==> flow/design.v <==
module FpCustomAddSub 
# (
	parameter	ManWidth	=	16,
	parameter	ExpWidth	=	6
)
(Rst_i,Clk_i,A_i,B_i,AddSub_i,Nd_i,Result_o,ResultValid_o);	
	function integer Log2;
	input integer value;
		begin
			Log2 = 0;
			while (value > 1) begin
				value   = value >> 1;
				Log2    = Log2 + 1;
			end
		end
	endfunction
	localparam	InOutWidth	=	1+ExpWidth+ManWidth;
	localparam	ExtManWidth	=	ManWidth+1;
	localparam	Stages	=	Log2(InOutWidth);
	input	Rst_i;
	input	Clk_i;
	input	[InOutWidth-1:0]	A_i;
	input	[InOutWidth-1:0]	B_i;
	input	AddSub_i;
	input	Nd_i;
	output	[InOutWidth-1:0]	Result_o;
	output	ResultValid_o;
	wire	signB	=	B_i[InOutWidth-1]^AddSub_i;
	wire	[InOutWidth-2:0]	absA	=	A_i[InOutWidth-2:0];
	wire	[InOutWidth-2:0]	absB	=	B_i[InOutWidth-2:0];
	reg		[InOutWidth-1:0]	muxA;
	reg		[InOutWidth-1:0]	muxB;
	reg	impliedA;
	reg	impliedB;
	reg	[InOutWidth-1:0]	muxAReg;
	reg	[InOutWidth-1:0]	muxBReg;
	reg	[ExpWidth-1:0]		expDiff;
	reg	addSubOrepation;
	wire	[ManWidth:0]	manA	=	{impliedA,	muxAReg[ManWidth-1:0]};
	wire	[ManWidth:0]	manB	=	{impliedB,	muxBReg[ManWidth-1:0]};
	reg	[ManWidth:0]	manANorm;
	reg	[ManWidth:0]	manBNorm;
	reg	addSubOrepationReg;
	reg	[ExtManWidth:0]	manSum;
	wire	[Stages-1:0]	distance;
	wire	[ExtManWidth+1:0]	dataArray	[0:Stages];
	wire	[Stages+1:0]	distanceR	=	{2'b00,distanceR1};
	reg		[ExtManWidth-1:0]	manSumReg;
	wire	[ExtManWidth-1:0]	normCMan	=	manSumReg	<<	distanceR1[Stages-1:0];	 
	reg	[ManWidth-1:0]	manC;
	reg	[ExpWidth-1:0]	expAPipe	[0:4];
	reg	[ExpWidth-1:0]	expC;
	reg	[4:0]	signC;
	reg	[8:0]	valid;
	assign  dataArray [0]	=	manSum;		
	assign	Result_o	=	{signC[4],expC,manC};
	assign	ResultValid_o	=	valid[4];
	always	@(*)	begin
		if	(absA<absB)	begin
			muxA	<=	{signB,absB};
			muxB	<=	{A_i[InOutWidth-1],absA};
		end	else	begin
			muxA	<=	{A_i[InOutWidth-1],absA};
			muxB	<=	{signB,absB};
		end 
	end
	always	@(posedge	Clk_i)	begin
		if	(muxA	[InOutWidth-2 -:ExpWidth]	==	8'h00)	begin	 
			impliedA	<=	1'b0;	 
		end	else	begin
			impliedA	<=	1'b1;	 
		end
		if	(muxB	[InOutWidth-2 -:ExpWidth]	==	8'h00)	begin	 
			impliedB	<=	1'b0;
		end	else	begin
			impliedB	<=	1'b1;
		end
		muxAReg	<=	muxA;
		muxBReg	<=	muxB;
		expDiff	<=	muxA[InOutWidth-2 -:ExpWidth]	-	muxB[InOutWidth-2 -:ExpWidth];	 
		addSubOrepation	<=	muxA[InOutWidth-1]	^	muxB[InOutWidth-1];	 
	end
	always	@(posedge	Clk_i)	begin
		manANorm	<=	manA;
		manBNorm	<=	manB	>>	expDiff;	 
		addSubOrepationReg <= addSubOrepation;
	end
	always	@(posedge	Clk_i)	begin
		if	(Rst_i)	begin
			manSum	<=	{ExtManWidth{1'b0}};
		end	else	if	(!addSubOrepationReg)	begin
			manSum	<=	{1'b0,	manANorm}	+	{1'b0,	manBNorm};
		end	else	begin
			manSum	<=	{1'b0,	manANorm}	-	{1'b0,	manBNorm};
		end
	end
	genvar	i;
	generate	
		for (i=0; i<Stages; i=i+1)	begin: searchMSB
			wire [ExtManWidth+1:0] dataIn;	
			wire [ExtManWidth+1:0] shitedDataOut;
			wire [ExtManWidth+1:0] dataOut;
			assign  dataIn = dataArray[i];
			wire    shiftDesired = ~|(dataIn[ExtManWidth+1:ExtManWidth+1-(1 << (Stages-1-i))]);
			assign  distance[(Stages-1-i)] = shiftDesired;		
			assign  shitedDataOut = dataIn << (1 << (Stages-1-i));	
			assign  dataOut = shiftDesired ? shitedDataOut : dataIn;	
			assign  dataArray[i+1] = dataOut;
		end
		reg	[Stages-1:0]	distanceR1;
		always	@(posedge	Clk_i)	begin
			distanceR1	<=	distance;
		end
	endgenerate	
	always	@(posedge	Clk_i)	begin
		manSumReg	<=	manSum	[ExtManWidth-1 -:ExtManWidth];
	end
	always	@(posedge	Clk_i)	begin
		if	(Rst_i)	begin
			manC	<=	{ManWidth{1'b0}};
		end	else	begin
			manC	<=	normCMan	[ExtManWidth-1 -:ManWidth];	 
		end
	end
	always	@(posedge	Clk_i)	begin	
		expAPipe[0]	<=	muxA[InOutWidth-2 -:ExpWidth];	 
		expAPipe[1]	<=	expAPipe[0];
		expAPipe[2]	<=	expAPipe[1];
		expAPipe[3]	<=	expAPipe[2];
		expAPipe[4]	<=	expAPipe[3];
	end
	always	@(posedge	Clk_i)	begin
		if	(&distanceR1)	begin
			expC	<=	{ExpWidth{1'b0}};
		end	else	begin
			if	(expAPipe[3]	>=	distanceR)	begin
				expC	<=	expAPipe[3]-distanceR+1;			 
			end	else	begin
				expC	<=	{{ExpWidth+1{1'b0}},1'b1};
			end
		end	
	end
	always	@(posedge	Clk_i)	begin
		signC	<=	{signC[3:0],	muxA[InOutWidth-1]};
	end
	always	@(posedge	Clk_i)	begin
		valid	<=	{valid[7:0],Nd_i};
	end	
endmodule
==> flow/run.sh <==
#!/bin/bash
# the make line also repeats each setting of config.mk as NAME=value (left out here)
make -C /OpenROAD-flow-scripts/flow DESIGN_CONFIG=/design/flow/config.mk WORK_HOME=/design/flow/orfs CLKGATE_MAP_FILE= finish
==> flow/config.mk <==
export PLATFORM = sky130hd
export DESIGN_NAME = FpCustomAddSub
export DESIGN_NICKNAME = FpCustomAddSub
export VERILOG_FILES = /design/flow/design.v
export SDC_FILE = /design/flow/constraint.sdc
export NUM_CORES = 4
export LEC_CHECK = 0
export CAP_MARGIN = 20
export CORE_MARGIN = 2
export CORE_UTILIZATION = 66
export CTS_CLUSTER_SIZE = 96
export PLACE_DENSITY = 0.39
export SLEW_MARGIN = 20
export TNS_END_PERCENT = 10
==> flow/constraint.sdc <==
create_clock -name core_clock -period 3.36 [get_ports {Clk_i}]
set_input_delay 0.6720 -clock core_clock [delete_from_list [all_inputs] [get_ports {Clk_i}]]
set_output_delay 0.6720 -clock core_clock [all_outputs]
set_load 0.01 [all_outputs]
==> job_summary.md, run 1 <==
### Yosys + OpenROAD results

| Metric | Value |
|---|---|
| Status | failed layout checks |
| Blocking Checks | setup timing |
| Die Area | 12,500 µm² |
| Crit path buf inv count | 2 |
| # DRC | 0 |
| Floorplan Utilization | 67.46% |
| Yosys aoi share | 14.19% |
| Synthesized registers | 171 |
| ANT cells | 0 |
| Reg2reg start | manBNorm[1] |
| Post-synth EDFFs | 0 |
| CP startpoint kind | register |
| Yosys cell count | 791 |
| Grt total ovfl | 0 |
| Final setup viols | 1 |
| Detailed Route WL | 17.74 mm |
| Vias | 6,124 |
| Post-synthesis simple-gate area fraction | 13.38% |
| Top logic family | AND-OR/OR-AND gates |
| Yosys Chip Area | 7670 µm² |
| WP data arrival | 3.77 ns |
| Drt pass-1 iters | 5 |
| Worst hold path type | reg -> reg |
| Starting DRC count in detailed routing | 324 |
| Clock Path Buffers | 2 |
| Net Sw Power | 3.253 mW |
| Most frequent cell after synthesis | dfxtp_1 |
| Instance count on the critical path | 16 |
| Top power group | combinational logic |
| F_max | 293.3 MHz |
| WL/cell | 16.66 µm |
| Die W | 111.8 µm |
| Synth Instances | 791 |
| Hold buffers post-CTS | 0 |
| Synth cell count leaders | dfxtp_1, nor2_1, ha_1, inv_1, a21oi_1 |
| Mapped Area | 7670 µm² |
| Clk network pwr share | 22.6% |
| Sink Count | 171 |
| Delay-heaviest family, CP | AND-OR/OR-AND gates |
| Top cell area share | 44.63% |
| Total power draw | 8.713 mW |
| Worst R2R Path Depth | 16 |
| Fraction of the cycle the final worst path needs | 101.5% |
| Static leakage | 4.156 nW |
| Area leader, netlist | dfxtp_1 |
| Fin Hold WS | 0.3243 ns |
| Worst hold path depth | 0 |
| HPWL after DPL | 12.39 mm |
| Seq pwr share | 32.7% |
| Root buf cell | clkbuf_16 |
| CTS Buf Count | 17 |
| Async S/R FF share, synth | 0% |
| Hold_sp | expAPipe[0][3] |
| Adder-cell area share of the yosys netlist | 9.266% |
| CTS tree | yes |
| Yosys warnings | 2 |
| Comb pwr share | 44.6% |
| Sequential element share of the synthesized area | 44.63% |
| Setup ws final | -0.04932 ns |
| First-pass GRT wire length | 28.65 mm |
| Setup crit start | manBNorm[1] |
| Setup TNS | -0.04932 ns |
| Final antenna-violating net count | 0 |
| Final Hold Fails | 0 |
| Largest net degree at the start of global routing | 48 |
| Worst path required time | 3.72 ns |
| Top area cell types | dfxtp_1, ha_1, mux2i_1 |
| Sequential cell area | 3426 µm² |
| Crit Path Class | reg -> reg |
| Sw Ratio | 37.34% |
| Worst-path clk slew | 0.07 ns |
| Core area | 11,370 µm² |
| Drt via density | 5.750 |
| Synth Net Count | 896 |
| Mux area share | 10.28% |
| CP max stage delay | 0.42 ns |
| Clock latency on the worst-skew pair | 0.43 ns |
| Initial antenna violation count | 0 |
| Slew headroom | 39.42% |
| Internal Power | 5.460 mW |
| RSZ-0062 raised after global routing | true |
| Critical path peak fanout | 3 |
| Post-layout min period | 3.409 ns |
| CP Capture Point | manSum[17] |
| Mean Syn Cell Area | 9.696 µm² |
| Max Clock Skew | 0.007398 ns |
| Cell Type Count | 65 |
| Worst R2R Setup Slack | -0.05 ns |
| Reported combinational group power | 3.89 mW |
| Routability cong. | 0.9254 |
| Tool warning count | 34 |
| Seq pwr | 2.85 mW |
| Least-Margin Pin Slew | 0.9074 ns |
| Fin nets | 1,014 |
| Crit end category | register |
| Fill cell count | 628 |
| Pre-CTS setup slack | -0.4843 ns |
| Ys flop type | dfxtp_1 |
| Clock net power | 1.97 mW |
| Crit-path cells | inv_2, ha_4, nand2b_4, or4_4, nor3_2, buf_4, a21oi_1, xnor2_1, ha_1, a21o_1, a21o_1, a211oi_2, a21oi_2, o211a_1, or3_4, a21oi_2 |
| Hold endpoint | expAPipe[1][3] |
| Number of max-cap violations | 0 |
| Number of global-route vias before repair | 6,212 |
| Chip height | 111.8 µm |
| PwrDens | 901.2 nW/µm² |
| Worst VDD drop | 0.6701 mV |
| IO buf count | 73 |
| IO Count | 74 |
| H-tree depth | 4 |
| Crit-path slowest cell | or4_4 |
| Synth-to-Final Area Change | 26.07% |
| Logic area | 4078 µm² |
| Gr usage total | 28.67% |
| XOR Share, Synth | 3.997% |
| Slew Limit Fails | 0 |
| R2R Path End | manSum[17] |
| Cell Rows | 39 |
## layer usage
metal	share of wire, %	track usage (%)	vias up
met2	53	54.18	183
li1	-	-	3023
met4	4.0	13.99	0
met1	39	30.40	2863
met5	0	0	-
met3	4.0	5.280	55
## through the flow
step	instance area [µm²]	utilization, %	cells
floorplan	7696	-	791
global placement	8867	77.99	1028
detailed placement	8867	77.99	1028
CTS	9582	84.27	1063
global route	9669	85.04	1065
finish	9669	85.04	1065
## area by class of cell
cell class / count / area share (%)
clock inverters: 15 / 1.967
multi-input cells: 535 / 42.17
well taps: 143 / 1.850
repair buffers: 132 / 12.16
flip-flops and latches: 171 / 35.43
clock buffers: 17 / 4.400
inverters: 52 / 2.019
## timing repair
action	4_1_cts	5_1_grt
pin swaps	11	12
setup buffers	3	2
setup endpoints to repair	3	7
resized	18	15
==> inputs of run 2 (changes only) <==
ABC_AREA = 0   (was default)
CELL_PAD_IN_SITES_DETAIL_PLACEMENT = 0   (was default)
CELL_PAD_IN_SITES_GLOBAL_PLACEMENT = 1   (was default)
CORE_UTILIZATION = 57   (was 66)
CTS_CLUSTER_DIAMETER = 92   (was default)
CTS_CLUSTER_SIZE = 84   (was 96)
MAX_ROUTING_LAYER = met5   (was default)
PLACE_DENSITY = default   (was 0.39)
SLEW_MARGIN = 0   (was 20)
TNS_END_PERCENT = 85   (was 10)
clock period = 2.65 ns   (was 3.36 ns; I/O delays follow)
==> run 2 against run 1 <==
The layout still fails its checks (setup timing). Core utilization shrank 4.3 points. Via count grew 4.4%. Clock skew grew 0.0018 ns. Worst setup slack lost 0.59 ns. Critical endpoint unchanged. Largest power group unchanged.
==> job_summary.md, run 2 <==
### Yosys + OpenROAD results

| Metric | Value |
|---|---|
| Status | failed layout checks |
| Blocking Checks | setup timing |
| Cell Type Count | 65 |
| Number of max-cap violations | 0 |
| Worst VDD drop | 0.6165 mV |
| Fraction of the cycle the final worst path needs | 124.1% |
| Crit Path Class | reg -> reg |
| Gr busiest metal | met2 |
| Worst-path clk slew | 0.07 ns |
| Initial antenna violation count | 0 |
| Worst hold path type | reg -> reg |
| Die Area | 14,400 µm² |
| Synth-to-Final Area Change | 38.87% |
| Sequential element share of the synthesized area | 44.63% |
| Largest net degree at the start of global routing | 48 |
| Top area cell types | dfxtp_1, ha_1, mux2i_1 |
| Met2 usage | 50.85% |
| H-tree depth | 4 |
| Detailed Route WL | 19.03 mm |
| Setup ws final | -0.6390 ns |
| Crit end category | register |
| Worst path required time | 3.01 ns |
| Mux area share | 10.28% |
| Seq pwr | 3.58 mW |
| IO Count | 74 |
| IO buf count | 73 |
| Seq pwr share | 29.6% |
| Die W | 120 µm |
| Crit path buf inv count | 1 |
| Crit-path cells | inv_2, ha_4, nand2b_4, or4_4, nor3_4, a21oi_2, xnor2_1, ha_1, a21o_1, a21o_1, a211oi_2, a21oi_2, o211a_1, or3_1, a21oi_1 |
| CTS tree | yes |
| Cell Count Post-Placement | 1,114 |
| Synthesized registers | 171 |
| M3 GR Usage | 5.086% |
| Static leakage | 4.573 nW |
| Yosys Chip Area | 7670 µm² |
| Synth Instances | 791 |
| Yosys aoi share | 14.19% |
| Slew headroom | 59.97% |
| PwrDens | 1136 nW/µm² |
| Worst R2R Path Depth | 15 |
| Drt pass-1 iters | 5 |
| Area leader, netlist | dfxtp_1 |
| # DRC | 0 |
| Yosys cell count | 791 |
| Core area | 13,190 µm² |
| Grt total ovfl | 0 |
| Least-Margin Pin Slew | 0.5958 ns |
| Instance count on the critical path | 15 |
| Sw Ratio | 36.51% |
| Internal Power | 7.682 mW |
| Routability cong. | 0.9053 |
| Worst hold path depth | 0 |
| Comb pwr share | 50.7% |
| Gr usage total | 26.74% |
| Yosys warnings | 2 |
| XOR Share, Synth | 3.997% |
| Number of global-route vias before repair | 6,603 |
| CP Capture Point | manSum[17] |
| Post-layout min period | 3.289 ns |
| Critical path peak fanout | 3 |
| CP startpoint kind | register |
| Root buf cell | clkbuf_16 |
| Async S/R FF share, synth | 0% |
| Net Sw Power | 4.418 mW |
| Grt met1 use | 27.76% |
| Vias | 6,393 |
| First-pass GRT wire length | 30.41 mm |
| Mapped Area | 7670 µm² |
| Fin Hold WS | 0.3220 ns |
| Clk network pwr share | 19.7% |
| ANT cells | 0 |
| Cell Rows | 42 |
| Pre-CTS setup slack | -0.9747 ns |
| R2R Path End | manSum[17] |
| Hold endpoint | expAPipe[2][3] |
| Mean Syn Cell Area | 9.696 µm² |
| Drt via density | 5.478 |
| Delay-heaviest family, CP | AND-OR/OR-AND gates |
| Reported combinational group power | 6.13 mW |
| WL/cell | 16.30 µm |
| WP data arrival | 3.65 ns |
| Worst R2R Setup Slack | -0.64 ns |
| CTS Buf Count | 17 |
| Post-synth EDFFs | 0 |
| Final antenna-violating net count | 0 |
| Clock latency on the worst-skew pair | 0.43 ns |
| Slew Limit Fails | 0 |
| Ys flop type | dfxtp_1 |
| HPWL after DPL | 13.74 mm |
| Synth Net Count | 896 |
| Fill cell count | 828 |
| F_max | 304.0 MHz |
| Starting DRC count in detailed routing | 257 |
| Chip height | 120 µm |
| Floorplan Utilization | 58.15% |
| RSZ-0062 raised after global routing | true |
| Fin nets | 1,083 |
| Tool warning count | 35 |
| Setup crit start | manBNorm[0] |
| Top power group | combinational logic |
| Adder-cell area share of the yosys netlist | 9.266% |
| Sink Count | 171 |
| Synth cell count leaders | dfxtp_1, nor2_1, ha_1, inv_1, a21oi_1 |
| Post-synthesis simple-gate area fraction | 13.38% |
| Max Clock Skew | 0.009167 ns |
| Reg2reg start | manBNorm[0] |
| Most frequent cell after synthesis | dfxtp_1 |
| Final Hold Fails | 0 |
| Final Non-Filler Cells | 1,167 |
| CP max stage delay | 0.44 ns |
| Hold_sp | expAPipe[1][3] |
| Top logic family | AND-OR/OR-AND gates |
| Clock Path Buffers | 2 |
| Clock net power | 2.39 mW |
| Top cell area share | 44.63% |
| Final setup viols | 13 |
| Crit-path slowest cell | or4_4 |
[run 2: per-stage QoR]
stage | area, µm² | setup TNS (ns) | util [%] | total power [mW]
after floorplan | 7883 | -2.506 | - | 6.928
final | 10650 | -4.600 | 80.75 | 12.10
after CTS | 10420 | -3.649 | 79.00 | 11.61
after detailed placement | 9487 | -33.71 | 71.92 | 8.896
after global placement | 9487 | -29.49 | 71.92 | 8.704
after global routing | 10650 | -6.320 | 80.75 | 12.81
[run 2: metal layers]
metal,vias to the layer above,part of all wire (%)
met5,-,0
met3,53,3.6
li1,3162,-
met2,178,54
met1,3000,39
met4,0,4.2
[run 2: repair_timing]
| item | 4_1_cts | 5_1_grt |
|---|---|---|
| setup endpoints to repair | 54 | 33 |
| gates cloned | 0 | 1 |
| setup buffers | 17 | 7 |
| pin swaps | 48 | 32 |
| hold buffers | 0 | 0 |
| resized | 126 | 42 |
| endpoints found under the hold margin | 0 | 0 |
[run 2: final cells by class]
cell class	instances	area [µm²]	share of cell area, %
clock buffer	20	456.7	4.288
clock inverter	12	133.9	1.257
inverter	52	207.7	1.950
multi-input combinational	535	4491	42.16
sequential	171	3426	32.16
tap	176	220.2	2.067
timing repair buffer	201	1717	16.12
==> inputs of run 3 (changes only) <==
ABC_AREA = 1   (was 0)
CELL_PAD_IN_SITES_DETAIL_PLACEMENT = default   (was 0)
CELL_PAD_IN_SITES_GLOBAL_PLACEMENT = default   (was 1)
CORE_UTILIZATION = 68   (was 57)
CTS_CLUSTER_DIAMETER = 361   (was 92)
CTS_CLUSTER_SIZE = 14   (was 84)
MAX_ROUTING_LAYER = default   (was met5)
SLEW_MARGIN = 20   (was 0)
TNS_END_PERCENT = default   (was 85)
clock period = 2.42 ns   (was 2.65 ns; I/O delays follow)
==> run 3 against run 2 <==
The run now fails in global routing. Die size down 16%. Synthesized cell count up 28%. Synthesized area about the same.
==> job_summary.md, run 3 <==
### Yosys + OpenROAD results

| Metric | Value |
|---|---|
| Synth Net Count | 1,119 |
| Post-synthesis simple-gate area fraction | 21.93% |
| Most frequent cell after synthesis | nand2_1 |
| Status | stopped before the end |
| IO buf count | 73 |
| Failing step | global routing |
| Area leader, netlist | dfxtp_1 |
| CTS Buf Count | 17 |
| Die Area | 12,150 µm² |
| Sequential element share of the synthesized area | 44.61% |
| Core area | 10,940 µm² |
| Root buf cell | clkbuf_16 |
| Die W | 110.2 µm |
| Clock Path Buffers | 2 |
| Yosys aoi share | 13.99% |
| H-tree depth | 4 |
| Async S/R FF share, synth | 0% |
| Synth Instances | 1,014 |
| Area after DPL | 9365 µm² |
| Hold buffers post-CTS | 0 |
| Yosys cell count | 1,014 |
| Top logic family | simple AND/OR/NAND/NOR gates |
| Adder-cell area share of the yosys netlist | 9.261% |
| Synth cell count leaders | nand2_1, dfxtp_1, inv_1 |
| Mean Syn Cell Area | 7.568 µm² |
| Mapped Area | 7674 µm² |
| Grt total ovfl | 3 |
| Tool error | [ERROR GRT-0116] Global routing finished with congestion. Check the congestion regions in the DRC Viewer. |
| Top cell area share | 44.61% |
| Top area cell types | dfxtp_1, nand2_1, ha_1 |
| Cell Type Count | 42 |
| Chip height | 110.2 µm |
| Gr usage total | 66.03% |
| Yosys Chip Area | 7674 µm² |
| Mux area share | 0.3913% |
| Synthesized registers | 171 |
| Cell Rows | 38 |
| Sink Count | 171 |
| HPWL after DPL | 14.08 mm |
| XOR Share, Synth | 2.283% |
| Post-synth EDFFs | 0 |
| Ys flop type | dfxtp_1 |
| Yosys warnings | 2 |
| IO Count | 74 |
| Routability cong. | 0.9266 |
| Floorplan Utilization | 70.17% |
| Cell Count Post-Placement | 1,306 |
[run 3: what timing repair did]
action | 4_1_cts
buffers inserted | 25
setup endpoints to repair | 16
resized | 103
pin swaps | 52
[run 3: through the flow]
| step | hold WS (ns) | power, mW | worst slack (ns) |
|---|---|---|---|
| 2_1_floorplan | 0.3096 | 7.251 | -0.006149 |
| 3_3_place_gp | 0.3101 | 9.090 | -0.3696 |
| 3_5_place_dp | 0.3121 | 9.348 | -0.5467 |
| 4_1_cts | 0.3228 | 13.43 | -0.3523 |
[run 3: per-layer routing]
metal  global-route usage [%]  GRT overflow
met4                    63.75             3
met3                    49.62             0
met2                    86.15             0
met5                    9.821             0
met1                    64.97             0
==> inputs of run 4 (changes only) <==
CORE_UTILIZATION = 65   (was 68)
CTS_CLUSTER_DIAMETER = default   (was 361)
CTS_CLUSTER_SIZE = default   (was 14)
clock period = 3.95 ns   (was 2.42 ns; I/O delays follow)
==> run 4 against run 3 <==
The run now finishes clean. Die size rose by 4.4%. Synthesized area is the same. Synthesized cell count unchanged.
==> job_summary.md, run 4 <==
### Yosys + OpenROAD results

| Metric | Value |
|---|---|
| Crit end category | register |
| Post-synthesis simple-gate area fraction | 21.93% |
| Fill cell count | 834 |
| Yosys aoi share | 13.99% |
| CTS Buf Count | 17 |
| Worst path required time | 4.26 ns |
| Top cell by count, worst path | nand2_1 |
| Clock net power | 1.74 mW |
| Clk network pwr share | 25.0% |
| Mean Syn Cell Area | 7.568 µm² |
| Crit-path slowest cell | clkdlybuf4s50_1 |
| Gr usage total | 26.40% |
| Async S/R FF share, synth | 0% |
| CTS tree | yes |
| Crit Path Class | in -> reg |
| WP data arrival | 3.44 ns |
| Hold buffers post-CTS | 0 |
| Worst R2R Setup Slack | 0.98 ns |
| Grt total ovfl | 0 |
| Net Sw Power | 2.619 mW |
| Least-Margin Pin Slew | 0.6696 ns |
| Area leader, netlist | dfxtp_1 |
| H-tree depth | 4 |
| Mapped Area | 7674 µm² |
| Most frequent cell after synthesis | nand2_1 |
| Internal Power | 4.351 mW |
| ANT cells | 0 |
| CP Capture Point | expDiff[4] |
| WL/cell | 13.02 µm |
| Setup TNS | 0 ns |
| Synth Net Count | 1,119 |
| Slew Limit Fails | 0 |
| Synth cell count leaders | nand2_1, dfxtp_1, inv_1 |
| RSZ-0062 raised after global routing | false |
| Clock latency on the worst-skew pair | 0.42 ns |
| Starting DRC count in detailed routing | 449 |
| Static leakage | 4.324 nW |
| Worst hold path type | reg -> reg |
| Setup crit start | B_i[19] |
| Hold endpoint | expAPipe[3][5] |
| Fraction of the cycle the final worst path needs | 79.24% |
| Status | complete, no violations |
| Final setup viols | 0 |
| Largest net degree at the start of global routing | 37 |
| Top logic family | simple AND/OR/NAND/NOR gates |
| Synth-to-Final Area Change | 18.80% |
| Worst hold path depth | 0 |
| F_max | 319.5 MHz |
| Worst-path clk slew | 0.06 ns |
| Seq pwr share | 34.8% |
| IO Count | 74 |
| Chip height | 112.7 µm |
| Routability cong. | 0.9271 |
| CP startpoint kind | primary input |
| # Post-CTS Setup Buffers | 0 |
| IO buf count | 73 |
| Number of max-cap violations | 0 |
| Max Clock Skew | 0.008746 ns |
| Floorplan Utilization | 66.92% |
| Die W | 112.7 µm |
| Die Area | 12,690 µm² |
| Hold_sp | expAPipe[2][5] |
| Clock Path Buffers | 2 |
| Mux area share | 0.3913% |
| Sequential element share of the synthesized area | 44.61% |
| Crit path buf inv count | 3 |
| CP max stage delay | 0.48 ns |
| Instance count on the critical path | 18 |
| Drt via density | 5.303 |
| PwrDens | 764.6 nW/µm² |
| Top area cell types | dfxtp_1, nand2_1, ha_1 |
| XOR Share, Synth | 2.283% |
| Cell Rows | 39 |
| Detailed Route WL | 16.09 mm |
| Critical path peak fanout | 20 |
| Crit-path cells | clkdlybuf4s50_1, inv_1, ha_1, nand2_1, nand2_1, nand2_1, nand2_1, a21oi_2, nand3_4, o21ai_2, nand2_1, ha_1, inv_1, nand2_1, nand3_1, nand2_1, nand2_1, nand2_1 |
| Fin nets | 1,186 |
| Delay-heaviest family, CP | simple AND/OR/NAND/NOR gates |
| Cts repair resizes | 0 |
| Sw Ratio | 37.57% |
| Worst VDD drop | 0.6176 mV |
| Worst R2R Path Depth | 17 |
| # DRC | 0 |
| Vias | 6,554 |
| Number of global-route vias before repair | 6,015 |
| Seq pwr | 2.43 mW |
| Drt pass-1 iters | 5 |
| Post-layout min period | 3.130 ns |
| Cell Type Count | 42 |
| Final antenna-violating net count | 0 |
| Root buf cell | clkbuf_16 |
| Sink Count | 171 |
| Top power group | combinational logic |
| Post-synth EDFFs | 0 |
| Reg2reg start | addSubOrepationReg |
| Comb pwr share | 40.2% |
| Ys flop type | dfxtp_1 |
| Slew headroom | 55.30% |
| R2R Path End | manSum[14] |
| HPWL after DPL | 12.03 mm |
| Tool warning count | 32 |
| Total power draw | 6.970 mW |
| First-pass GRT wire length | 26.65 mm |
| Yosys cell count | 1,014 |
| Reported combinational group power | 2.80 mW |
| Core area | 11,470 µm² |
| Yosys Chip Area | 7674 µm² |
| Initial antenna violation count | 0 |
| Final Hold Fails | 0 |
| Adder-cell area share of the yosys netlist | 9.261% |
| Top cell area share | 44.61% |
| Synth Instances | 1,014 |
| Synthesized registers | 171 |
| Yosys warnings | 2 |
==> run 4: cell type report <==
class	instances	area, µm²	area share, %
clock buffer	22	464.2	5.092
clock inverter	9	162.7	1.784
inverter	121	454.2	4.982
multi-input combinational	693	3672	40.28
sequential	171	3423	37.55
tap	143	178.9	1.963
timing repair buffer	77	760.7	8.345
==> run 4: layer usage <==
metal  part of all wire, %  vias up  track usage [%]  routed length (µm)
met1                    43     2903            30.94                6885
met5                     0        -                0                   0
met2                    50      186            46.59                8025
li1                      -     3424                -                   -
met3                   4.2       41            4.914                 673
met4                   3.2        0            12.44                 508
==> run 4: per-stage QoR <==
stage / util, % / setup WS, ns / cells / instance area [µm²] / hold slack, ns
detailed placement: 74.03 / 0.4248 / 1205 / 8489 / 0.3121
floorplan: - / 1.194 / 1014 / 7674 / 0.3096
CTS: 79.50 / 0.8430 / 1236 / 9116 / 0.3263
global placement: 74.03 / 0.5448 / 1205 / 8489 / 0.3096
finish: 79.50 / 0.8201 / 1236 / 9116 / 0.3259
global route: 79.50 / 0.5630 / 1236 / 9116 / 0.3300
==> inputs of run 5 (changes only) <==
CORE_MARGIN = 9   (was 2)
CORE_UTILIZATION = 40   (was 65)
CTS_CLUSTER_DIAMETER = 119   (was default)
CTS_CLUSTER_SIZE = 78   (was default)
GPL_TIMING_DRIVEN = 0   (was default)
clock period = 4.5 ns   (was 3.95 ns; I/O delays follow)
==> run 5 against run 4 <==
Core utilization shrank 30 points. Combinational power shrank 12%. Clock-buffer cell count fell by 2. Critical path depth increased by 2. Global-route usage down 12 points. Synthesized cell count unchanged. Flip-flop count unchanged. Worst setup slack improved by 0.43 ns. Still clean. Clock skew is 0.0015 ns higher. Total power fell by 14%. Largest cell class unchanged. Sequential power decreased by 14%.
==> job_summary.md, run 5 <==
### Yosys + OpenROAD results

| Metric | Value |
|---|---|
| Max Clock Skew | 0.01024 ns |
| Floorplan Utilization | 40.89% |
| Top power group | combinational logic |
| Grt total ovfl | 0 |
| Yosys warnings | 2 |
| # DRC | 0 |
| Sink Count | 171 |
| Worst hold path depth | 0 |
| Clock net power | 1.47 mW |
| Synth Instances | 1,014 |
| First-pass GRT wire length | 28.15 mm |
| Cts repair resizes | 0 |
| Routability cong. | 0.8694 |
| Starting DRC count in detailed routing | 290 |
| Mux area share | 0.3913% |
| Top cell area share | 44.61% |
| Comb pwr share | 40.8% |
| CP Capture Point | expDiff[4] |
| Top logic family | simple AND/OR/NAND/NOR gates |
| Slew Limit Fails | 0 |
| Chip height | 156.5 µm |
| # Post-CTS Setup Buffers | 0 |
| WL met2 | 8.005 mm |
| Tool warning count | 30 |
| Cell Rows | 50 |
| ANT cells | 0 |
| Synth-to-Final Area Change | 21.25% |
| Clock latency on the worst-skew pair | 0.42 ns |
| Crit path buf inv count | 4 |
| IO buf count | 73 |
| Crit-path slowest cell | clkdlybuf4s50_1 |
| CP max stage delay | 0.48 ns |
| Mapped Area | 7674 µm² |
| Internal Power | 3.727 mW |
| CTS Buf Count | 17 |
| Clock Path Buffers | 2 |
| Synth cell count leaders | nand2_1, dfxtp_1, inv_1 |
| Sequential element share of the synthesized area | 44.61% |
| Number of max-cap violations | 0 |
| Final Util | 49.57% |
| CP startpoint kind | primary input |
| Async S/R FF share, synth | 0% |
| Least-Margin Pin Slew | 0.5254 ns |
| Clk network pwr share | 24.5% |
| Final setup viols | 0 |
| Crit end category | register |
| Mean Syn Cell Area | 7.568 µm² |
| Critical path peak fanout | 10 |
| Seq pwr share | 34.7% |
| HPWL after DPL | 13.36 mm |
| Worst hold path type | reg -> reg |
| Top sig layer | met4 |
| PwrDens | 647.2 nW/µm² |
| IO Count | 74 |
| Number of global-route vias before repair | 6,160 |
| Worst-path clk slew | 0.07 ns |
| Fraction of the cycle the final worst path needs | 72.21% |
| Reg2reg start | manBNorm[0] |
| Seq pwr | 2.09 mW |
| Net Sw Power | 2.295 mW |
| Yosys aoi share | 13.99% |
| Final antenna-violating net count | 0 |
| Status | complete, no violations |
| Sw Ratio | 38.11% |
| Gr usage total | 14.22% |
| Worst R2R Path Depth | 16 |
| Hold_sp | manSum[0] |
| Setup crit start | B_i[19] |
| Yosys Chip Area | 7674 µm² |
| Worst VDD drop | 0.2806 mV |
| Hold endpoint | manSumReg[0] |
| Area leader, netlist | dfxtp_1 |
| Yosys cell count | 1,014 |
| Static leakage | 4.343 nW |
| Slew headroom | 64.53% |
| CTS tree | yes |
| Post-synth EDFFs | 0 |
| Root buf cell | clkbuf_16 |
| Wire length on met3 | 573 µm |
| Crit-path cells | clkdlybuf4s50_1, inv_1, ha_1, nand2_1, nor2_2, nand2_1, nor2_1, nand2_2, nand3_4, buf_6, nand2_1, o21ai_2, nand2_1, ha_1, inv_1, nand2_1, nand3_1, nand2_1, nand2_1, nand2_1 |
| Reported combinational group power | 2.46 mW |
| Synthesized registers | 171 |
| Post-synthesis simple-gate area fraction | 21.93% |
| Largest net degree at the start of global routing | 17 |
| Worst R2R Setup Slack | 1.55 ns |
| Worst path required time | 4.82 ns |
| Post-layout min period | 3.249 ns |
| WP data arrival | 3.57 ns |
| Area after DPL | 8697 µm² |
| Drt pass-1 iters | 4 |
| Adder-cell area share of the yosys netlist | 9.261% |
| Fill cell count | 1,903 |
| Detailed Route WL | 16.35 mm |
| Cell Type Count | 42 |
| Top area cell types | dfxtp_1, nand2_1, ha_1 |
| R2R Path End | manSum[17] |
| RSZ-0062 raised after global routing | false |
| Setup TNS | 0 ns |
| Instance count on the critical path | 20 |
| Fin Hold WS | 0.3260 ns |
| WL/cell | 12.08 µm |
| Die Area | 24,490 µm² |
| Metal-1 WL | 7.495 mm |
| Final instance area | 9304 µm² |
| Initial antenna violation count | 0 |
| XOR Share, Synth | 2.283% |
| Delay-heaviest family, CP | simple AND/OR/NAND/NOR gates |
| Drt via density | 4.619 |
| Most frequent cell after synthesis | nand2_1 |
| Synth Net Count | 1,119 |
| Die W | 156.5 µm |
| Crit Path Class | in -> reg |
| Core area | 18,770 µm² |
| F_max | 307.8 MHz |
| Top cell by count, worst path | nand2_1 |
| H-tree depth | 4 |
| Vias | 6,249 |
| Hold buffers post-CTS | 0 |
| Final Hold Fails | 0 |
| Fin nets | 1,211 |
| Ys flop type | dfxtp_1 |
==> run 5: through the flow <==
stage                     setup WS, ns  power (mW)  instances
after floorplan                  1.634       3.868       1014
after CTS                        1.255       6.072       1353
after global routing            0.9868       6.566       1353
after global placement          0.8437       4.548       1321
final                            1.251       6.022       1353
after detailed placement        0.8125       4.578       1321
==> run 5: metal layers <==
| layer | vias to the layer above | track usage, % |
|---|---|---|
| li1 | 3456 | - |
| met1 | 2662 | 16.16 |
| met2 | 113 | 25.06 |
| met3 | 18 | 3.227 |
| met4 | 0 | 5.866 |
| met5 | - | 0 |
==> run 5: final cells by class <==
class	count	area (µm²)	area share, %
clock inverter	12	150.1	1.614
tap	234	292.8	3.147
timing repair buffer	73	730.7	7.854
sequential	171	3423	36.79
buffer	29	123.9	1.331
clock buffer	20	456.7	4.909
multi-input combinational	693	3672	39.47
inverter	121	454.2	4.882
==> inputs of run 6 (changes only) <==
ABC_AREA = default   (was 1)
CAP_MARGIN = 0   (was 20)
CORE_ASPECT_RATIO = 0.5   (was default)
CORE_MARGIN = 2   (was 9)
CTS_CLUSTER_DIAMETER = 332   (was 119)
CTS_CLUSTER_SIZE = 98   (was 78)
GPL_TIMING_DRIVEN = default   (was 0)
PLACE_DENSITY = 0.35   (was default)
SETUP_SLACK_MARGIN = -0.43   (was default)
SLEW_MARGIN = 35   (was 20)
TNS_END_PERCENT = 15   (was default)
==> run 6 against run 5 <==
Still clean. Combinational power hardly changed. Clock-buffer cell count is 3 lower. Cell area shrank 0.62%. Global-route usage is 2.4 points higher. Die size fell by 17%. Synthesized area about the same. Via count down 13%. Critical path depth fell by 5. First-iteration DRC count fell by 39%. Register-to-register slack worse by 0.91 ns. Largest power group unchanged.
==> job_summary.md, run 6 <==
### Yosys + OpenROAD results

| Metric | Value |
|---|---|
| Status | complete, no violations |
| ANT cells | 0 |
| # Post-CTS Setup Buffers | 0 |
| Critical path peak fanout | 6 |
| Die Area | 20,370 µm² |
| Vias | 5,458 |
| Internal Power | 3.816 mW |
| WL/cell | 14.25 µm |
| Top cell area share | 44.63% |
| F_max | 259.3 MHz |
| IO Count | 74 |
| Most frequent cell after synthesis | dfxtp_1 |
| Top power group | combinational logic |
| Synth cell count leaders | dfxtp_1, nor2_1, ha_1, inv_1, a21oi_1 |
| Synth-to-Final Area Change | 20.55% |
| Cell Count Post-Placement | 1,100 |
| Instance count on the critical path | 15 |
| Worst VDD drop | 0.2840 mV |
| Drt pass-1 iters | 5 |
| H-tree depth | 4 |
| Worst hold path type | reg -> reg |
| Routability cong. | 0.7770 |
| Cell Rows | 35 |
| Die W | 199.8 µm |
| Delay-heaviest family, CP | AND-OR/OR-AND gates |
| Slew Limit Fails | 0 |
| Worst-path clk slew | 0.07 ns |
| WP data arrival | 4.20 ns |
| Worst R2R Setup Slack | 0.64 ns |
| Seq pwr | 2.15 mW |
| RSZ-0062 raised after global routing | false |
| Final setup viols | 0 |
| Core area | 18,610 µm² |
| Sink Count | 171 |
| Net Sw Power | 2.177 mW |
| Yosys aoi share | 14.19% |
| Initial antenna violation count | 1 |
| Cts repair resizes | 0 |
| Clock latency on the worst-skew pair | 0.42 ns |
| Static leakage | 3.864 nW |
| Top cell by count, worst path | a21oi_1 |
| Setup ws final | 0.6429 ns |
| IO buf count | 73 |
| First-pass GRT wire length | 26.25 mm |
| Clock net power | 1.40 mW |
| Synth Net Count | 896 |
| Sw Ratio | 36.32% |
| CTS tree | yes |
| Crit-path slowest cell | nor3_1 |
| PwrDens | 648.2 nW/µm² |
| Drt via density | 4.822 |
| Number of global-route vias before repair | 5,200 |
| Yosys cell count | 791 |
| Worst hold path depth | 0 |
| Floorplan Utilization | 41.21% |
| Final antenna-violating net count | 0 |
| CTS Buf Count | 17 |
| Setup crit start | manBNorm[0] |
| Synthesized registers | 171 |
| Mapped Area | 7670 µm² |
| Post-layout min period | 3.857 ns |
| Crit end category | register |
| Starting DRC count in detailed routing | 177 |
| Post-synth EDFFs | 0 |
| Setup TNS | 0 ns |
| Chip height | 101.9 µm |
| CP startpoint kind | register |
| Detailed Route WL | 16.13 mm |
| Cell Type Count | 65 |
| Yosys warnings | 2 |
| Area leader, netlist | dfxtp_1 |
| Tool warning count | 32 |
| # DRC | 0 |
| Largest net degree at the start of global routing | 42 |
| Ys flop type | dfxtp_1 |
| Synth Instances | 791 |
| Worst R2R Path Depth | 15 |
| R2R Path End | manSum[17] |
| Hold endpoint | signC[3] |
| Clock Path Buffers | 2 |
| Fin Hold WS | 0.3200 ns |
| Hold_sp | signC[2] |
| Worst path required time | 4.84 ns |
| CP Capture Point | manSum[17] |
| Crit Path Class | reg -> reg |
| Reg2reg start | manBNorm[0] |
| Reported combinational group power | 2.44 mW |
| Least-Margin Pin Slew | 0.8733 ns |
| Clk network pwr share | 23.4% |
| Fill cell count | 1,744 |
| Async S/R FF share, synth | 0% |
| Seq pwr share | 35.9% |
| CP max stage delay | 0.49 ns |
| Adder-cell area share of the yosys netlist | 9.266% |
| Comb pwr share | 40.7% |
| Fraction of the cycle the final worst path needs | 85.71% |
| Crit-path cells | inv_1, ha_1, nand2b_1, or4_1, nor3_1, a21oi_1, xnor2_1, ha_1, a21o_1, a21o_1, a211oi_1, a21oi_1, o211a_1, or3_1, a21oi_1 |
| Post-synthesis simple-gate area fraction | 13.38% |
| Root buf cell | clkbuf_16 |
| Number of max-cap violations | 0 |
| Gr usage total | 16.65% |
| Max Clock Skew | 0.01407 ns |
| HPWL after DPL | 12.76 mm |
| Sequential element share of the synthesized area | 44.63% |
| Hold buffers post-CTS | 0 |
| Mux area share | 10.28% |
| Grt total ovfl | 0 |
| Top logic family | AND-OR/OR-AND gates |
| Crit path buf inv count | 1 |
| Top area cell types | dfxtp_1, ha_1, mux2i_1 |
| Fin nets | 965 |
| Final Non-Filler Cells | 1,132 |
| Mean Syn Cell Area | 9.696 µm² |
| Yosys Chip Area | 7670 µm² |
| Pre-CTS setup slack | 0.2694 ns |
| Slew headroom | 41.70% |
| XOR Share, Synth | 3.997% |
| Final Hold Fails | 0 |
run 6: layout make-up:
class / instances / area, µm² / area share [%]
clock buffer: 17 / 425.4 / 4.601
clock inverter: 15 / 152.6 / 1.651
inverter: 52 / 195.2 / 2.111
multi-input combinational: 535 / 3920 / 42.40
sequential: 171 / 3423 / 37.02
tap: 259 / 324.1 / 3.505
timing repair buffer: 83 / 805.8 / 8.714
run 6: stage by stage:
step	instance area, µm²	util (%)	total power, mW
finish	9246	49.68	5.993
CTS	9246	49.68	6.064
detailed placement	8668	46.57	4.637
floorplan	7670	-	3.972
global placement	8668	46.57	4.632
global route	9246	49.68	6.480
run 6: metal layers:
| metal | track usage, % | wire, µm | vias to the layer above |
|---|---|---|---|
| li1 | - | - | 2914 |
| met5 | 0 | 0 | - |
| met3 | 4.950 | 740 | 8 |
| met2 | 24.20 | 6586 | 76 |
| met1 | 23.93 | 8692 | 2460 |
| met4 | 4.558 | 112 | 0 |
==> inputs of run 7 (changes only) <==
ABC_AREA = 1   (was default)
CAP_MARGIN = 20   (was 0)
CELL_PAD_IN_SITES_DETAIL_PLACEMENT = 2   (was default)
CORE_ASPECT_RATIO = default   (was 0.5)
CORE_MARGIN = 5   (was 2)
CORE_UTILIZATION = 59   (was 40)
CTS_CLUSTER_DIAMETER = 232   (was 332)
CTS_CLUSTER_SIZE = default   (was 98)
PLACE_DENSITY = default   (was 0.35)
PLACE_DENSITY_LB_ADDON = 0.27   (was default)
SETUP_SLACK_MARGIN = -0.02   (was -0.43)
SLEW_MARGIN = 25   (was 35)
TNS_END_PERCENT = default   (was 15)
clock period = 2.34 ns   (was 4.5 ns; I/O delays follow)
==> run 7 against run 6 <==
Synthesized cell count up 28%. Synthesized area about the same. Die size decreased by 24%. The flow now stops in detailed placement.
==> job_summary.md, run 7 <==
### Yosys + OpenROAD results

| Metric | Value |
|---|---|
| Die Area | 15,390 µm² |
| Synthesized registers | 171 |
| Synth cell count leaders | nand2_1, dfxtp_1, inv_1 |
| Status | stopped before the end |
| Ys flop type | dfxtp_1 |
| Top cell area share | 44.61% |
| Die W | 124.0 µm |
| Adder-cell area share of the yosys netlist | 9.261% |
| Mux area share | 0.3913% |
| Area leader, netlist | dfxtp_1 |
| Yosys warnings | 2 |
| Top logic family | simple AND/OR/NAND/NOR gates |
| Routability cong. | 0.9191 |
| Floorplan Utilization | 60.56% |
| Synth Instances | 1,014 |
| Mapped Area | 7674 µm² |
| Top area cell types | dfxtp_1, nand2_1, ha_1 |
| Sequential element share of the synthesized area | 44.61% |
| Failing step | detailed placement |
| Tool error | [ERROR DPL-0033] detailed placement checks failed during check placement. |
| Yosys aoi share | 13.99% |
| Mean Syn Cell Area | 7.568 µm² |
| Post-synth EDFFs | 0 |
| Yosys Chip Area | 7674 µm² |
| Synth Net Count | 1,119 |
| Cell Type Count | 42 |
| Post-synthesis simple-gate area fraction | 21.93% |
| Core area | 12,670 µm² |
| Async S/R FF share, synth | 0% |
| Chip height | 124.0 µm |
| IO buf count | 73 |
| XOR Share, Synth | 2.283% |
| IO Count | 74 |
| Yosys cell count | 1,014 |
| Most frequent cell after synthesis | nand2_1 |
| Cell Rows | 41 |
run 7: stage by stage:
step / instances / cell area [µm²]
after global placement: 1347 / 9493
after floorplan: 1014 / 7780
==> inputs of run 8 (changes only) <==
CAP_MARGIN = 35   (was 20)
CELL_PAD_IN_SITES_DETAIL_PLACEMENT = default   (was 2)
CELL_PAD_IN_SITES_GLOBAL_PLACEMENT = 1   (was default)
CORE_MARGIN = 4   (was 5)
CORE_UTILIZATION = 40   (was 59)
CTS_CLUSTER_DIAMETER = 119   (was 232)
CTS_CLUSTER_SIZE = 78   (was default)
GPL_TIMING_DRIVEN = 0   (was default)
HOLD_SLACK_MARGIN = 0.27   (was default)
MIN_ROUTING_LAYER = met1   (was default)
PLACE_DENSITY_LB_ADDON = default   (was 0.27)
SETUP_SLACK_MARGIN = -0.28   (was -0.02)
SLEW_MARGIN = 20   (was 25)
TNS_END_PERCENT = 75   (was default)
clock period = 3.89 ns   (was 2.34 ns; I/O delays follow)
==> run 8 against run 7 <==
Die size up 39%. Now clean on timing, DRC and antenna. Synthesized cell count unchanged. Synthesized area stayed put.
==> job_summary.md, run 8 <==
### Yosys + OpenROAD results

| Metric | Value |
|---|---|
| Adder-cell area share of the yosys netlist | 9.261% |
| Cell Rows | 50 |
| Hold buffers post-CTS | 0 |
| CTS Buf Count | 17 |
| Least-Margin Pin Slew | 0.5357 ns |
| WL/cell | 13.01 µm |
| Logic area | 3672 µm² |
| Vias | 6,260 |
| Crit path buf inv count | 4 |
| Cell Type Count | 42 |
| Seq pwr share | 34.9% |
| Crit end category | register |
| Status | complete, no violations |
| Worst VDD drop | 0.3305 mV |
| Fraction of the cycle the final worst path needs | 80.19% |
| Worst R2R Setup Slack | 0.95 ns |
| Post-synthesis simple-gate area fraction | 21.93% |
| Clock net power | 1.65 mW |
| Critical path peak fanout | 10 |
| WP data arrival | 3.43 ns |
| Chip height | 146.5 µm |
| Slew Limit Fails | 0 |
| Hold endpoint | manANorm[1] |
| Synth cell count leaders | nand2_1, dfxtp_1, inv_1 |
| Final setup viols | 0 |
| Clock Path Buffers | 2 |
| Root buf cell | clkbuf_16 |
| Clock latency on the worst-skew pair | 0.42 ns |
| Area leader, netlist | dfxtp_1 |
| Delay-heaviest family, CP | simple AND/OR/NAND/NOR gates |
| Ys flop type | dfxtp_1 |
| Crit Path Class | in -> reg |
| Synth Instances | 1,014 |
| XOR Share, Synth | 2.283% |
| Instance count on the critical path | 20 |
| Top power group | combinational logic |
| Reg2reg start | manBNorm[2] |
| Max Clock Skew | 0.007022 ns |
| Final antenna-violating net count | 0 |
| Yosys Chip Area | 7674 µm² |
| CP Capture Point | expDiff[4] |
| Mean Syn Cell Area | 7.568 µm² |
| Number of global-route vias before repair | 6,166 |
| Worst-path clk slew | 0.07 ns |
| Tool warning count | 32 |
| Async S/R FF share, synth | 0% |
| HPWL after DPL | 14.52 mm |
| Setup ws final | 0.7707 ns |
| Grt met1 use | 21.18% |
| Post-layout min period | 3.119 ns |
| Mapped Area | 7674 µm² |
| F_max | 320.6 MHz |
| Internal Power | 4.181 mW |
| Largest net degree at the start of global routing | 20 |
| Setup TNS | 0 ns |
| Final Hold Fails | 0 |
| Met2 usage | 29.13% |
| Setup crit start | B_i[19] |
| Cts repair resizes | 0 |
| R2R Path End | manSum[17] |
| Seq pwr | 2.43 mW |
| Sequential cell area | 3423 µm² |
| Worst R2R Path Depth | 16 |
| Detailed Route WL | 17.61 mm |
| Pre-CTS setup slack | 0.3494 ns |
| CP max stage delay | 0.47 ns |
| Initial antenna violation count | 0 |
| Top cell area share | 44.61% |
| Sequential element share of the synthesized area | 44.61% |
| Routability cong. | 0.8470 |
| Post-synth EDFFs | 0 |
| Grt total ovfl | 0 |
| Worst path required time | 4.21 ns |
| RSZ-0062 raised after global routing | false |
| H-tree depth | 4 |
| Final Util | 49.51% |
| Yosys aoi share | 13.99% |
| Fin nets | 1,211 |
| Core area | 18,770 µm² |
| Worst hold path depth | 0 |
| IO Count | 74 |
| Top area cell types | dfxtp_1, nand2_1, ha_1 |
| Synth Net Count | 1,119 |
| Drt via density | 4.627 |
| Top logic family | simple AND/OR/NAND/NOR gates |
| Slew headroom | 64.16% |
| Yosys warnings | 2 |
| Starting DRC count in detailed routing | 294 |
| CTS tree | yes |
| Number of max-cap violations | 0 |
| ANT cells | 0 |
| Die W | 146.5 µm |
| Sink Count | 171 |
| Floorplan Utilization | 40.89% |
| First-pass GRT wire length | 29.32 mm |
| Clk network pwr share | 23.6% |
| CP startpoint kind | primary input |
| Synth-to-Final Area Change | 21.08% |
| Worst hold path type | reg -> reg |
| Gr busiest metal | met2 |
| Fill cell count | 1,874 |
| Hold_sp | muxAReg[1] |
| Top cell by count, worst path | nand2_1 |
| Mux area share | 0.3913% |
| Static leakage | 4.344 nW |
| Reported combinational group power | 2.89 mW |
| Crit-path slowest cell | clkdlybuf4s50_1 |
| # Post-CTS Setup Buffers | 0 |
| Die Area | 21,460 µm² |
| Synthesized registers | 171 |
| Final Non-Filler Cells | 1,353 |
| IO buf count | 73 |
| Yosys cell count | 1,014 |
| Comb pwr share | 41.4% |
| # DRC | 0 |
| M3 GR Usage | 3.135% |
| Cell Count Post-Placement | 1,321 |
| Most frequent cell after synthesis | nand2_1 |
| Drt pass-1 iters | 5 |
| Fin Hold WS | 0.3218 ns |
| Sw Ratio | 39.99% |
| Gr usage total | 16.83% |
| PwrDens | 749.9 nW/µm² |
| Crit-path cells | clkdlybuf4s50_1, inv_1, ha_1, nand2_1, nor2_2, nand2_1, nor2_1, nand2_2, nand3_4, buf_6, nand2_1, o21ai_1, nand2_1, ha_1, inv_1, nand2_1, nand3_1, nand2_1, nand2_1, nand2_1 |
| Net Sw Power | 2.787 mW |
## run 8: layer usage
layer / vias up / part of all wire (%)
met3: 21 / 2.8
met4: 0 / 1.6
li1: 3452 / -
met1: 2681 / 47
met2: 106 / 48
met5: - / 0
## run 8: final cells by class
cell class	instances	area share, %
clock buffers	17	4.579
flip-flops and latches	171	36.84
well taps	234	3.151
plain buffers	29	1.333
inverters	121	4.888
repair buffers	73	7.864
clock inverters	15	1.818
multi-input cells	693	39.52
## run 8: metrics by stage
stage	power, mW	cell area (µm²)
after detailed placement	5.382	8697
after floorplan	4.475	7674
final	6.968	9291
after CTS	7.055	9291
after global routing	7.634	9291
after global placement	5.385	8697
==> inputs of run 9 (changes only) <==
ABC_AREA = default   (was 1)
CAP_MARGIN = 20   (was 35)
CELL_PAD_IN_SITES_GLOBAL_PLACEMENT = default   (was 1)
CORE_MARGIN = 2   (was 4)
CORE_UTILIZATION = 70   (was 40)
CTS_CLUSTER_DIAMETER = 212   (was 119)
CTS_CLUSTER_SIZE = 34   (was 78)
GPL_TIMING_DRIVEN = default   (was 0)
HOLD_SLACK_MARGIN = 0.3   (was 0.27)
MIN_ROUTING_LAYER = default   (was met1)
SETUP_SLACK_MARGIN = default   (was -0.28)
TNS_END_PERCENT = default   (was 75)
clock period = 3.52 ns   (was 3.89 ns; I/O delays follow)
==> run 9 against run 8 <==
The layout now fails its checks (setup timing). Worst setup slack worse by 1.2 ns. Critical path depth is 4 lower. Non-clock buffer count is 25 higher. Cell area is 3.4% higher. Synthesized area hardly changed. Combinational power is 47% higher. Flip-flop count stayed put. Clock power is 19% higher.
==> job_summary.md, run 9 <==
### Yosys + OpenROAD results

| Metric | Value |
|---|---|
| Slew Limit Fails | 0 |
| Most frequent cell after synthesis | dfxtp_1 |
| Yosys warnings | 2 |
| Tool warning count | 34 |
| Status | failed layout checks |
| Mean Syn Cell Area | 9.696 µm² |
| Reg2reg start | manBNorm[1] |
| Least-Margin Pin Slew | 0.9974 ns |
| Vias | 7,144 |
| Fin nets | 1,009 |
| Area leader, netlist | dfxtp_1 |
| Yosys aoi share | 14.19% |
| Top power group | combinational logic |
| H-tree depth | 4 |
| Top cell area share | 44.63% |
| Initial antenna violation count | 2 |
| Synthesized registers | 171 |
| Yosys Chip Area | 7670 µm² |
| HPWL after DPL | 14.01 mm |
| Die Area | 11,810 µm² |
| Hold_sp | signC[1] |
| Fin Hold WS | 0.3292 ns |
| CP startpoint kind | register |
| Hold endpoint | signC[2] |
| Worst VDD drop | 0.7761 mV |
| Final Hold Fails | 0 |
| Delay-heaviest family, CP | simple AND/OR/NAND/NOR gates |
| Crit end category | register |
| Largest net degree at the start of global routing | 48 |
| Ys flop type | dfxtp_1 |
| Net Sw Power | 3.766 mW |
| Grt total ovfl | 0 |
| XOR Share, Synth | 3.997% |
| Crit-path cells | nor3_2, nand3b_1, nor4_1, nor2_1, xnor2_1, ha_1, and4_4, nand2_2, o21bai_4, buf_4, buf_4, buf_4, buf_4, nand2_1, xnor2_1, nor2_1 |
| Fraction of the cycle the final worst path needs | 112.1% |
| Chip height | 108.7 µm |
| Setup crit start | manBNorm[1] |
| Drt pass-1 iters | 8 |
| Floorplan Utilization | 71.38% |
| Clock Path Buffers | 2 |
| CTS Buf Count | 17 |
| Final instance area | 9607 µm² |
| Post-layout min period | 3.945 ns |
| R2R Path End | manSum[13] |
| Starting DRC count in detailed routing | 1,135 |
| Crit Path Class | reg -> reg |
| F_max | 253.5 MHz |
| Clock net power | 1.96 mW |
| Worst hold path type | reg -> reg |
| Synth-to-Final Area Change | 25.25% |
| Final Util | 89.40% |
| Worst-path clk slew | 0.07 ns |
| Setup TNS | -1.581 ns |
| Yosys cell count | 791 |
| Number of global-route vias before repair | 6,891 |
| Seq pwr | 2.86 mW |
| Number of max-cap violations | 0 |
| Seq pwr share | 31.5% |
| Synth Net Count | 896 |
| Async S/R FF share, synth | 0% |
| Synth Instances | 791 |
| First-pass GRT wire length | 34.64 mm |
| IO buf count | 73 |
| RSZ-0062 raised after global routing | true |
| Final setup viols | 6 |
| Fill cell count | 463 |
| Area after DPL | 8783 µm² |
| Instance count on the critical path | 16 |
| Root buf cell | clkbuf_8 |
| Core area | 10,750 µm² |
| Reported combinational group power | 4.26 mW |
| Slew headroom | 33.11% |
| Detailed Route WL | 24.91 mm |
| Worst R2R Path Depth | 16 |
| Blocking Checks | setup timing |
| WP data arrival | 4.35 ns |
| Mapped Area | 7670 µm² |
| Synth cell count leaders | dfxtp_1, nor2_1, ha_1, inv_1, a21oi_1 |
| # DRC | 0 |
| Setup ws final | -0.4247 ns |
| Max Clock Skew | 0.01391 ns |
| Static leakage | 4.105 nW |
| Post-synthesis simple-gate area fraction | 13.38% |
| Sequential element share of the synthesized area | 44.63% |
| Crit-path slowest cell | ha_1 |
| Adder-cell area share of the yosys netlist | 9.266% |
| Drt via density | 6.746 |
| Post-synth EDFFs | 0 |
| Crit path buf inv count | 4 |
| Clk network pwr share | 21.5% |
| Top cell by count, worst path | buf_4 |
| Gr usage total | 38.98% |
| Cell Type Count | 65 |
| Routability cong. | 0.9078 |
| Critical path peak fanout | 7 |
| Clock latency on the worst-skew pair | 0.56 ns |
| Hold buffers post-CTS | 0 |
| CP Capture Point | manSum[13] |
| Die W | 108.7 µm |
| PwrDens | 944.6 nW/µm² |
| Mux area share | 10.28% |
| Comb pwr share | 46.9% |
| Top area cell types | dfxtp_1, ha_1, mux2i_1 |
| IO Count | 74 |
| Sw Ratio | 41.50% |
| CTS tree | yes |
| Worst path required time | 3.93 ns |
| Worst R2R Setup Slack | -0.42 ns |
| Final antenna-violating net count | 0 |
| Sink Count | 171 |
| Total power draw | 9.074 mW |
| Internal Power | 5.308 mW |
| WL/cell | 23.52 µm |
| Worst hold path depth | 0 |
| CP max stage delay | 0.47 ns |
| Cell Rows | 38 |
| Top logic family | AND-OR/OR-AND gates |
[run 9: cell type report]
class / count / area (µm²) / area share (%)
multi-input combinational: 535 / 4063 / 42.29
timing repair buffer: 127 / 1140 / 11.87
clock buffer: 17 / 414.1 / 4.311
sequential: 171 / 3427 / 35.67
tap: 140 / 175.2 / 1.823
inverter: 52 / 195.2 / 2.032
antenna: 2 / 5.005 / 0.05210
clock inverter: 15 / 187.7 / 1.954
[run 9: through the flow]
step,instances,setup WS (ns)
CTS,1055,-0.03510
finish,1059,-0.4247
global route,1058,-0.6691
detailed placement,1016,-0.2781
floorplan,791,0.02819
global placement,1016,-0.1976
[run 9: routing by layer]
metal | global-route usage (%) | part of all wire (%) | up-vias
met5 | 0 | 0 | -
met4 | 27.75 | 8.7 | 0
met3 | 10.88 | 11 | 225
met2 | 67.37 | 47 | 623
met1 | 40.68 | 34 | 3271
li1 | - | - | 3025
[run 9: repair_timing]
action | in CTS | in global routing
pin swaps | 8 | 3
setup endpoints to repair | 3 | 9
resized | 14 | 20
endpoints found under the hold margin | 0 | 0
buffers inserted | 7 | 2
gates cloned | 0 | 0
==> inputs of run 10 (changes only) <==
ABC_AREA = 1   (was default)
CORE_UTILIZATION = 65   (was 70)
CTS_CLUSTER_DIAMETER = 367   (was 212)
CTS_CLUSTER_SIZE = 96   (was 34)
HOLD_SLACK_MARGIN = default   (was 0.3)
clock period = 2.51 ns   (was 3.52 ns; I/O delays follow)
==> run 10 against run 9 <==
Still fails the layout checks on setup timing. Worst setup slack got worse by 0.096 ns. Core utilization increased by 5.7 points. Die size increased by 7.5%. Critical endpoint is now manSum[17]. Largest power group unchanged.
==> job_summary.md, run 10 <==
### Yosys + OpenROAD results

| Metric | Value |
|---|---|
| Yosys Chip Area | 7674 µm² |
| Crit end category | register |
| Top area cell types | dfxtp_1, nand2_1, ha_1 |
| R2R Path End | manSum[17] |
| Clock latency on the worst-skew pair | 0.45 ns |
| Synth Instances | 1,014 |
| Async S/R FF share, synth | 0% |
| First-pass GRT wire length | 33.53 mm |
| Post-synth EDFFs | 0 |
| Setup TNS | -4.271 ns |
| Worst-path clk slew | 0.07 ns |
| Adder-cell area share of the yosys netlist | 9.261% |
| Cell Type Count | 42 |
| RSZ-0062 raised after global routing | true |
| Reg2reg start | manBNorm[4] |
| PwrDens | 1335 nW/µm² |
| WP data arrival | 3.40 ns |
| XOR Share, Synth | 2.283% |
| Synthesized registers | 171 |
| Worst path required time | 2.88 ns |
| Setup ws final | -0.5208 ns |
| Clk network pwr share | 19.1% |
| Final Hold Fails | 0 |
| Final Non-Filler Cells | 1,363 |
| Grt total ovfl | 0 |
| Met2 usage | 61.20% |
| Crit-path cells | inv_2, nand2_2, nor2_4, nand4_1, nor3_2, nand2_1, nand2_2, o21ai_2, xor2_1, ha_1, inv_2, nor3_2, buf_4, nand2_1, o221ai_2, o21ai_1, a21oi_1 |
| Fin nets | 1,312 |
| Area leader, netlist | dfxtp_1 |
| Largest net degree at the start of global routing | 34 |
| CTS tree | yes |
| Status | failed layout checks |
| Chip height | 112.7 µm |
| Fraction of the cycle the final worst path needs | 120.7% |
| Worst hold path depth | 0 |
| Sequential cell area | 3430 µm² |
| CTS Buf Count | 17 |
| Delay-heaviest family, CP | simple AND/OR/NAND/NOR gates |
| Worst R2R Setup Slack | -0.52 ns |
| Sequential element share of the synthesized area | 44.61% |
| Hold endpoint | signC[2] |
| Top power group | combinational logic |
| Crit-path slowest cell | dfxtp_2 |
| Yosys warnings | 2 |
| Net Sw Power | 6.357 mW |
| Sink Count | 171 |
| Instance count on the critical path | 17 |
| Total power draw | 14.56 mW |
| Top cell area share | 44.61% |
| Fill cell count | 294 |
| Critical path peak fanout | 3 |
| Mapped Area | 7674 µm² |
| Slew Limit Fails | 0 |
| Blocking Checks | setup timing |
| Routability cong. | 0.8988 |
| Vias | 9,072 |
| Worst R2R Path Depth | 17 |
| Tool warning count | 34 |
| Initial antenna violation count | 2 |
| Number of max-cap violations | 0 |
| Seq pwr | 3.88 mW |
| Ys flop type | dfxtp_1 |
| Post-layout min period | 3.031 ns |
| Gr usage total | 33.25% |
| WL/cell | 23.11 µm |
| Setup crit start | manBNorm[4] |
| Grt met1 use | 35.22% |
| Internal Power | 8.200 mW |
| Die W | 112.7 µm |
| Drt via density | 6.656 |
| Final Util | 95.11% |
| CP max stage delay | 0.35 ns |
| ANT cells | 0 |
| Clock Path Buffers | 2 |
| Logic area | 4402 µm² |
| Die Area | 12,690 µm² |
| Max Clock Skew | 0.01501 ns |
| IO Count | 74 |
| Hold buffers post-CTS | 0 |
| Gr busiest metal | met2 |
| Seq pwr share | 26.7% |
| Worst VDD drop | 1.257 mV |
| Top logic family | simple AND/OR/NAND/NOR gates |
| Synth Net Count | 1,119 |
| CP startpoint kind | register |
| Synth-to-Final Area Change | 42.13% |
| Mean Syn Cell Area | 7.568 µm² |
| Root buf cell | clkbuf_16 |
| Final setup viols | 26 |
| Post-synthesis simple-gate area fraction | 21.93% |
| Detailed Route WL | 31.51 mm |
| H-tree depth | 4 |
| # DRC | 0 |
| Least-Margin Pin Slew | 0.6784 ns |
| Final antenna-violating net count | 0 |
| Floorplan Utilization | 66.92% |
| M3 GR Usage | 6.911% |
| Starting DRC count in detailed routing | 1,956 |
| Core area | 11,470 µm² |
| Yosys cell count | 1,014 |
| Crit Path Class | reg -> reg |
| Reported combinational group power | 7.90 mW |
| HPWL after DPL | 13.37 mm |
| Most frequent cell after synthesis | nand2_1 |
| Clock net power | 2.78 mW |
| Crit path buf inv count | 3 |
| F_max | 329.9 MHz |
| CP Capture Point | manSum[17] |
| Sw Ratio | 43.67% |
| Hold_sp | signC[1] |
| Yosys aoi share | 13.99% |
| IO buf count | 73 |
| Drt pass-1 iters | 13 |
| Slew headroom | 54.29% |
| Cell Count Post-Placement | 1,311 |
| Mux area share | 0.3913% |
| Cell Rows | 39 |
| Synth cell count leaders | nand2_1, dfxtp_1, inv_1 |
| Number of global-route vias before repair | 7,265 |
| Worst hold path type | reg -> reg |
| Comb pwr share | 54.3% |
| Static leakage | 5.267 nW |
==> run 10: stage by stage <==
step | setup slack, ns | instance area (µm²) | hold slack (ns)
after floorplan | 0.002464 | 7677 | 0.3096
after global placement | -0.3300 | 9301 | 0.3097
after detailed placement | -0.4147 | 9301 | 0.3121
after CTS | -0.2124 | 10130 | 0.3272
after global routing | -0.6815 | 10910 | 0.3280
final | -0.5208 | 10910 | 0.3273
==> run 10: what timing repair did <==
item	4_1_cts	5_1_grt
endpoints found under the setup margin	11	35
pin swaps	31	63
buffers inserted	10	14
gates resized	49	173
==> run 10: area by class of cell <==
| type | count | area share (%) |
|---|---|---|
| Multi-Input combinational cell | 693 | 40.36 |
| Inverter | 121 | 4.210 |
| Timing Repair Buffer | 203 | 16.77 |
| Clock buffer | 19 | 4.061 |
| Sequential cell | 171 | 31.44 |
| Clock inverter | 13 | 1.514 |
| Tap cell | 143 | 1.640 |
==> run 10: routing by layer <==
layer | routed length, µm | part of all wire (%)
met1 | 9842 | 31
met2 | 14460 | 46
met3 | 3523 | 11
met4 | 3658 | 12
met5 | 16 | 0.051
Power is estimated from default activity; no workload was simulated.
